## maple
==> flow/design.v (excerpt) <==
module user_proj_mul32 
(
    input wb_clk_i,
    input wb_rst_i,
    input wbs_stb_i,
    input wbs_cyc_i,
    input wbs_we_i,
    input [3:0] wbs_sel_i,
    input [31:0] wbs_dat_i,
    input [31:0] wbs_adr_i,
    output reg wbs_ack_o,
    output reg [31:0] wbs_dat_o,
    output [2:0] irq
);
clock: 2.5 ns
lec_check: 0
cap_margin: 20
core_aspect_ratio: 0.72
core_margin: 2
core_utilization: 72
cts_cluster_diameter: 28
cts_cluster_size: 70
hold_slack_margin: 0.13
place_density_lb_addon: 0.01
setup_slack_margin: 0.73
slew_margin: 20
tns_end_percent: 80
run.sh (not shown) runs the stock make flow with config.mk's settings and CLKGATE_MAP_FILE=.
maple: PASS, flow complete, no timing, DRC or antenna violations
Input-level comparison between juniper and maple:
Settings: setting CELL_PAD_IN_SITES_GLOBAL_PLACEMENT to 0 for the first time; changing HOLD_SLACK_MARGIN from 0.13 to 0.28; changing CTS_CLUSTER_SIZE from 70 to 15; removing CORE_ASPECT_RATIO (formerly 0.72); changing CTS_CLUSTER_DIAMETER from 28 to 386; removing TNS_END_PERCENT (formerly 80); changing SETUP_SLACK_MARGIN from 0.73 to 0.72.
[summary]
Period utilization, maple and juniper: larger value in juniper
Via count (juniper over maple): decrease, 854
--- input diff juniper..raven ---
Settings: PLACE_DENSITY newly set to 0.41; CTS_CLUSTER_SIZE changed from 15 to 10; CORE_ASPECT_RATIO newly set to 1.31; PLACE_DENSITY_LB_ADDON removed (was 0.01); CAP_MARGIN changed from 20 to 30; CELL_PAD_IN_SITES_GLOBAL_PLACEMENT removed (was 0); CTS_CLUSTER_DIAMETER removed (was 386); HOLD_SLACK_MARGIN removed (was 0.28); SETUP_SLACK_MARGIN changed from 0.72 to 0.74; ABC_AREA newly set to 1.
Findings:
juniper -> raven: wire length increased slightly
The total power of raven exceeds that of juniper by 11%.
Higher synthesis-to-layout area growth was reported by juniper, not raven.
Share of total power in the clock network: raven > juniper
In the tables for juniper and raven, number of nets in the final layout reads higher with raven.
Taking juniper as the reference, in raven half-perimeter wire length of the detailed placement result now larger; combinational power comparable.

Setup of alpha:
Starting RTL as in the previous note.
Settings: LEC_CHECK=0, CAP_MARGIN=40, CORE_MARGIN=2, CORE_UTILIZATION=22, CTS_CLUSTER_DIAMETER=358, GPL_TIMING_DRIVEN=0, MIN_ROUTING_LAYER=met2, PLACE_DENSITY=0.59, SLEW_MARGIN=35; clock period 10.0 ns.
Changes in beta relative to alpha:
==> flow/config.mk <==
export PLATFORM = sky130hd
export DESIGN_NAME = user_proj_mul32
export DESIGN_NICKNAME = user_proj_mul32
export VERILOG_FILES = /design/flow/design.v
export SDC_FILE = /design/flow/constraint.sdc
export NUM_CORES = 4
export LEC_CHECK = 0
export CAP_MARGIN = 20
export CORE_MARGIN = 2
export CORE_UTILIZATION = 40
export SLEW_MARGIN = 20
==> flow/constraint.sdc <==
create_clock -name core_clock -period 4.5 [get_ports {wb_clk_i}]
set_input_delay 0.9000 -clock core_clock [delete_from_list [all_inputs] [get_ports {wb_clk_i}]]
set_output_delay 0.9000 -clock core_clock [all_outputs]
set_load 0.01 [all_outputs]
Results
- In the reports for beta and alpha, the larger internal power consumption belongs to beta.
- beta ended up with wbs_adr_i[1] as its critical path startpoint; alpha ended up with wbs_adr_i[5].
- Taking alpha as the reference point, the global-route met1 utilization of beta rises by 22 points.
- Compared with alpha, beta is the more power-hungry design.
- Clock share of power up 3.2 points in beta wrt alpha
- Summary of the comparison: non-clock buffer count is lower in beta, relative to alpha.
### beta -> gamma
diff --git a/flow/config.mk b/flow/config.mk
--- a/flow/config.mk
+++ b/flow/config.mk
@@ -10 +10 @@
-export CORE_UTILIZATION = 40
+export CORE_UTILIZATION = 14
==> flow/constraint.sdc <==
create_clock -name core_clock -period 14.2 [get_ports {wb_clk_i}]
set_input_delay 2.8400 -clock core_clock [delete_from_list [all_inputs] [get_ports {wb_clk_i}]]
set_output_delay 2.8400 -clock core_clock [all_outputs]
set_load 0.01 [all_outputs]
### Flow results
- | final setup slack of the worst path | gamma vs beta | better |
- Re post-synth design cell area: no difference whatsoever between gamma and beta.
- gamma against beta; cell area power density is down by more than half.
- gamma vs beta — instance area after placement rose 6.3%.
- Total power for gamma: 3.4 mW down relative to beta
- Comparing beta and gamma, via count is higher on gamma.
- The run showing the smaller layout-stage area growth over the synthesis result is beta.
The following lists how delta was set up differently from gamma:
diff --git a/flow/config.mk b/flow/config.mk
--- a/flow/config.mk
+++ b/flow/config.mk
@@ -7,0 +8 @@
+export ABC_AREA = 1
@@ -10 +11 @@
-export CORE_UTILIZATION = 14
+export CORE_UTILIZATION = 68
==> flow/constraint.sdc <==
create_clock -name core_clock -period 2.5 [get_ports {wb_clk_i}]
set_input_delay 0.5000 -clock core_clock [delete_from_list [all_inputs] [get_ports {wb_clk_i}]]
set_output_delay 0.5000 -clock core_clock [all_outputs]
set_load 0.01 [all_outputs]
==> comparison <==
delta reached the final stage; the timing, design-rule and antenna checks on its layout passed.
delta ends up with a depth of the worst register-to-register path that is 2 higher than in gamma.
[compare] base=gamma new=delta: post-synthesis adder-cell area fraction fell by 0.15 points, overall routed net length moved down.
In delta, clock network fraction of total power is lower than in gamma.
Where first-pass GRT wire length is concerned, gamma is better than delta.
delta against gamma; area after synthesis is up by a few percent.
Design area in delta is about 5% lower than in gamma
Edits applied to the flow inputs when going from delta to epsilon:
diff --git a/flow/config.mk b/flow/config.mk
--- a/flow/config.mk
+++ b/flow/config.mk
@@ -9 +9,2 @@
-export CAP_MARGIN = 20
+export CAP_MARGIN = 30
+export CORE_ASPECT_RATIO = 1.31
@@ -11 +12,3 @@
-export CORE_UTILIZATION = 68
+export CORE_UTILIZATION = 72
+export PLACE_DENSITY = 0.41
+export SETUP_SLACK_MARGIN = 0.7
Notes after the runs:
The first-pass GRT wire length of epsilon exceeds that of delta by 1.3 mm. Between epsilon and delta, it is epsilon whose met3 usage in global routing is higher, by 0.87 points. epsilon and delta ended up with roughly the same design area. Compared with delta, the detailed router inserted more vias in epsilon.

v6:
user_proj_mul32 again, from the RTL that the note above started with.
make LEC_CHECK=0 ABC_AREA=1 CAP_MARGIN=30 CORE_ASPECT_RATIO=1.32 CORE_MARGIN=2 CORE_UTILIZATION=72 CTS_CLUSTER_DIAMETER=353 CTS_CLUSTER_SIZE=10 PLACE_DENSITY_LB_ADDON=0.2 SETUP_SLACK_MARGIN=0.73 SLEW_MARGIN=20 finish   # period 2.5 ns
No stage failed in v6, and the final checks on the layout all came back clean.
For v7, these inputs were changed with respect to v6:
- CTS_CLUSTER_SIZE now 15, was 10
- ABC_AREA no longer set, was 1
- PLACE_DENSITY_LB_ADDON now 0.01, was 0.2
- CTS_CLUSTER_DIAMETER now 29, was 353
- CELL_PAD_IN_SITES_GLOBAL_PLACEMENT now 0, previously not set
- CORE_ASPECT_RATIO no longer set, was 1.32
- SETUP_SLACK_MARGIN now 0.72, was 0.73
- CAP_MARGIN now 20, was 30
- HOLD_SLACK_MARGIN now -0.09, previously not set
==> results <==
- v7 | status: complete | timing, DRC, antenna: pass
- In the tables for v6 and v7, detailed-route wire length reads lower with v6.
- Row placer congestion estimate: v7 lower / v6 higher
- Of v6 and v7, v6 shows the lower count of cell instances traversed by the critical path, with v7 above it.

## red
Starting RTL as in the previous note.
Design user_proj_mul32, start of the top module:
module user_proj_mul32 
(
    input wb_clk_i,
    input wb_rst_i,
    input wbs_stb_i,
    input wbs_cyc_i,
    input wbs_we_i,
    input [3:0] wbs_sel_i,
    input [31:0] wbs_dat_i,
    input [31:0] wbs_adr_i,
    output reg wbs_ack_o,
    output reg [31:0] wbs_dat_o,
    output [2:0] irq
);
clock: 2.6 ns
lec_check: 0
cap_margin: 20
core_margin: 2
core_utilization: 70
cts_cluster_size: 40
slew_margin: 20
red did not stop at any stage, and its layout met the timing, design-rule and antenna checks.
## Diff of input files: blue against red
# red
export LEC_CHECK = 0
export CAP_MARGIN = 20
export CORE_MARGIN = 2
export CORE_UTILIZATION = 70
export CTS_CLUSTER_SIZE = 40
export SLEW_MARGIN = 20
create_clock -name core_clock -period 2.6 [get_ports {wb_clk_i}]
# blue
export LEC_CHECK = 0
export ABC_AREA = 1
export CAP_MARGIN = 20
export CORE_MARGIN = 2
export CORE_UTILIZATION = 72
export CTS_CLUSTER_SIZE = 97
export SETUP_SLACK_MARGIN = 1.41
export SLEW_MARGIN = 20
create_clock -name core_clock -period 5.89 [get_ports {wb_clk_i}]
### Flow results
- Delta (blue minus red): total instance count after detailed placement shows an increase of 433, share of cell area taken by muxes after synthesis shows a reduction of 22 points, non-clock buffer count shows a reduction of about 19%.
- blue vs red, critical path's slowest cell: nand3_2 vs or4_2

Setup of job 9773:
The RTL this note starts from:
==> flow/design.v <==
`default_nettype none
module spm #(parameter size = 32)(
    input wire              clk, 
    input wire              rst,
    input wire              clr,
    input wire              y,
    input wire [size-1:0]   x,
    output wire             p
);
    wire[size-1:1] pp;
    wire[size-1:0] xy;
    genvar i;
    CSADD csa0 (.clk(clk), .rst(rst), .clr(clr), .x(x[0]&y), .y(pp[1]), .sum(p));
    generate 
        for(i=1; i<size-1; i=i+1) begin
            CSADD csa (.clk(clk), .rst(rst), .clr(clr), .x(x[i]&y), .y(pp[i+1]), .sum(pp[i]));
        end 
    endgenerate
    TCMP tcmp (.clk(clk), .rst(rst), .clr(clr), .a(x[size-1]&y), .s(pp[size-1]));
endmodule
module CSADD(
    input wire  clk, 
    input wire  rst,
    input wire  clr,
    input wire  x, 
    input wire  y,
    output reg  sum
);
    reg sc;
    wire hsum1, hco1;
    assign hsum1 = y ^ sc;
    assign hco1 = y & sc;
    wire hsum2, hco2;
    assign hsum2 = x ^ hsum1;
    assign hco2 = x & hsum1;
    always @(posedge clk or posedge rst) begin
        if (rst) begin
            sum <= 1'b0;
            sc <= 1'b0;
        end
        else if (clr) begin
            sum <= 1'b0;
            sc <= 1'b0;
        end
        else begin
            sum <= hsum2;
            sc <= hco1 ^ hco2;
        end
    end
endmodule
module TCMP (
    input wire  clk, 
    input wire  rst,
    input wire  clr,
    input wire  a, 
    output reg  s
);
    reg z;
    always @(posedge clk or posedge rst) begin
        if (rst) begin
            s <= 1'b0;
            z <= 1'b0;
        end
        else if (clr) begin
            s <= 1'b0;
            z <= 1'b0;
        end
        else begin
            z <= a | z;
            s <= a ^ z;
        end
    end
endmodule
`default_nettype none
module mul32 (
    input wire          clk,
    input wire          rst,
    input wire          start,
    input wire  [31:0]  mc,
    input wire  [31:0]  mp,
    output reg  [63:0]  p,
    output wire         done
);
    wire        pw;
    reg [31:0]  Y;
    reg [7:0]   cnt, ncnt;
    reg [1:0]   state, nstate;
    localparam  IDLE=0, RUNNING=1, DONE=2;
    always @(posedge clk or posedge rst)
        if(rst)
            state  <= IDLE;
        else 
            state <= nstate;
    always @*
        case(state)
            IDLE    :   if(start) nstate = RUNNING; else nstate = IDLE;
            RUNNING :   if(cnt == 64) nstate = DONE; else nstate = RUNNING; 
            DONE    :   if(start) nstate = RUNNING; else nstate = DONE;
            default :   nstate = IDLE;
        endcase
    always @(posedge clk)
        cnt <= ncnt;
    always @*
        case(state)
            IDLE    :   ncnt = 0;
            RUNNING :   ncnt = cnt + 1;
            DONE    :   ncnt = 0;
            default :   ncnt = 0;
        endcase
    always @(posedge clk or posedge rst)
        if(rst)
            Y <= 32'b0;
        else if((start == 1'b1)) 
            Y <= mp;
        else if(state==RUNNING) 
            Y <= (Y >> 1);
    always @(posedge clk) 
        if(start)
            p <= 64'b0;
        else if(state==RUNNING)
            p <= {pw, p[63:1]};
    wire y = (state==RUNNING) ? Y[0] : 1'b0;
    spm #(.size(32)) spm32(
        .clk(clk),
        .rst(rst),
        .clr(start),
        .x(mc),
        .y(y),
        .p(pw)
    );
    assign done = (state == DONE);
endmodule
`default_nettype none
module user_proj_mul32 
(
    input wb_clk_i,
    input wb_rst_i,
    input wbs_stb_i,
    input wbs_cyc_i,
    input wbs_we_i,
    input [3:0] wbs_sel_i,
    input [31:0] wbs_dat_i,
    input [31:0] wbs_adr_i,
    output reg wbs_ack_o,
    output reg [31:0] wbs_dat_o,
    output [2:0] irq
);
    reg start;
    wire done;
    wire sys_clk;
    localparam MC_OFF = 8'h00, MP_OFF = 8'h04, P0_OFF = 8'h08, P1_OFF = 8'h0C;
    reg  [31:0]         MP, MC;
    wire [63:0]         P;
    wire                valid           = wbs_stb_i & wbs_cyc_i;
    wire                we              = wbs_we_i && valid;
    wire                re              = ~wbs_we_i && valid;
    wire [3:0]          byte_wr_en      = wbs_sel_i & {4{we}}; 
    wire                we_mp_reg       = we & (wbs_adr_i[7:0] == MP_OFF);
    wire                we_mc_reg       = we & (wbs_adr_i[7:0] == MC_OFF);
    wire                re_mp_reg       = re & (wbs_adr_i[7:0] == MP_OFF);
    wire                re_mc_reg       = re & (wbs_adr_i[7:0] == MC_OFF);
    wire                re_p0_reg       = re & (wbs_adr_i[7:0] == P0_OFF);
    wire                re_p1_reg       = re & (wbs_adr_i[7:0] == P1_OFF);
    assign sys_clk = wb_clk_i;
    always @(posedge sys_clk or posedge wb_rst_i) begin  
        if(wb_rst_i)
            MC <= 32'h0;
        else if(we_mc_reg)  
            MC <= wbs_dat_i;
    end
    always @(posedge sys_clk or posedge wb_rst_i) begin  
        if(wb_rst_i)
            MP <= 32'h0;
        else if(we_mp_reg) 
            MP <= wbs_dat_i;
    end 
    always @(posedge sys_clk or posedge wb_rst_i) begin  
        if(wb_rst_i)
            wbs_ack_o <= 0;
        else
        begin
            if ((we_mc_reg || we_mp_reg || (re_p0_reg && done) || (re_p1_reg && done)))
            begin
                wbs_ack_o <=1;
            end
            else 
                wbs_ack_o <=0; 
        end
    end
    always@(posedge sys_clk or posedge wb_rst_i) begin
        if(wb_rst_i)
            wbs_dat_o <= 32'hDEADBEEF;
        else
        begin
            if (re_p0_reg)
                wbs_dat_o <= P[31:0];
            else if (re_p1_reg)
                 wbs_dat_o <= P[63:32];
            else if (re_mp_reg)
                 wbs_dat_o <= MP;
            else if (re_mc_reg)
                 wbs_dat_o <= MC;
            else
               wbs_dat_o <= 32'hDEADBEEF; 
        end
    end
    always @(posedge sys_clk) 
        start <= (we_mp_reg && wbs_ack_o) ? 1'b1 : 1'b0;
    assign irq = 3'b000;	 
    mul32 mul (
        .clk(wb_clk_i),
        .rst(wb_rst_i),
        .start(start),
        .mc(MC),
        .mp(MP),
        .p(P),
        .done(done)
    );
endmodule
export LEC_CHECK = 0
export CAP_MARGIN = 40
export CELL_PAD_IN_SITES_DETAIL_PLACEMENT = 2
export CORE_MARGIN = 9
export CORE_UTILIZATION = 22
export CTS_CLUSTER_DIAMETER = 358
export GPL_TIMING_DRIVEN = 0
export MIN_ROUTING_LAYER = met1
export PLACE_DENSITY = 0.59
export SLEW_MARGIN = 35
create_clock -name core_clock -period 2.98 [get_ports {wb_clk_i}]
Job 9773: PASS, flow complete, no timing, DRC or antenna violations
The inputs of job 7859 differ from those of job 9773 as listed below.
Settings: CTS_CLUSTER_DIAMETER removed (was 358); SLEW_MARGIN changed from 35 to 20; CELL_PAD_IN_SITES_DETAIL_PLACEMENT removed (was 2); CORE_UTILIZATION changed from 22 to 25; CAP_MARGIN changed from 40 to 20; CORE_MARGIN changed from 9 to 2; PLACE_DENSITY removed (was 0.59); MIN_ROUTING_LAYER removed (was met1); GPL_TIMING_DRIVEN removed (was 0); the clock period (ns, I/O delays scaled along) changed from 2.98 to 4.5.
Findings:
- Job 7859 and job 9773 ended up with roughly the same clock input transition at the sequential cells of the worst setup and hold paths.
- Comparing job 7859 against job 9773, there is no change at all in H-tree level count.
- Comparing critical path data required time for job 9773 and job 7859, the bigger number came from job 7859.
- Relative to job 9773, share of power burned in combinational logic has gone down in job 7859.
- [compare] base=job 9773 new=job 7859: final instance area now sits lower; routed wire length now sits lower; data-path buffer share of cell area in the final layout decreased by 2.2 points relative to the old numbers; core utilization grew by 2.8 points.
- Summary of job 7859 over job 9773: global-route usage -1.9 points, footprint of the flip-flops and latches ~0 delta.
- Job 7859: number of DRC markers in iteration 0 is 87 lower than what job 9773 reported.
Power is estimated from default activity; no workload was simulated.
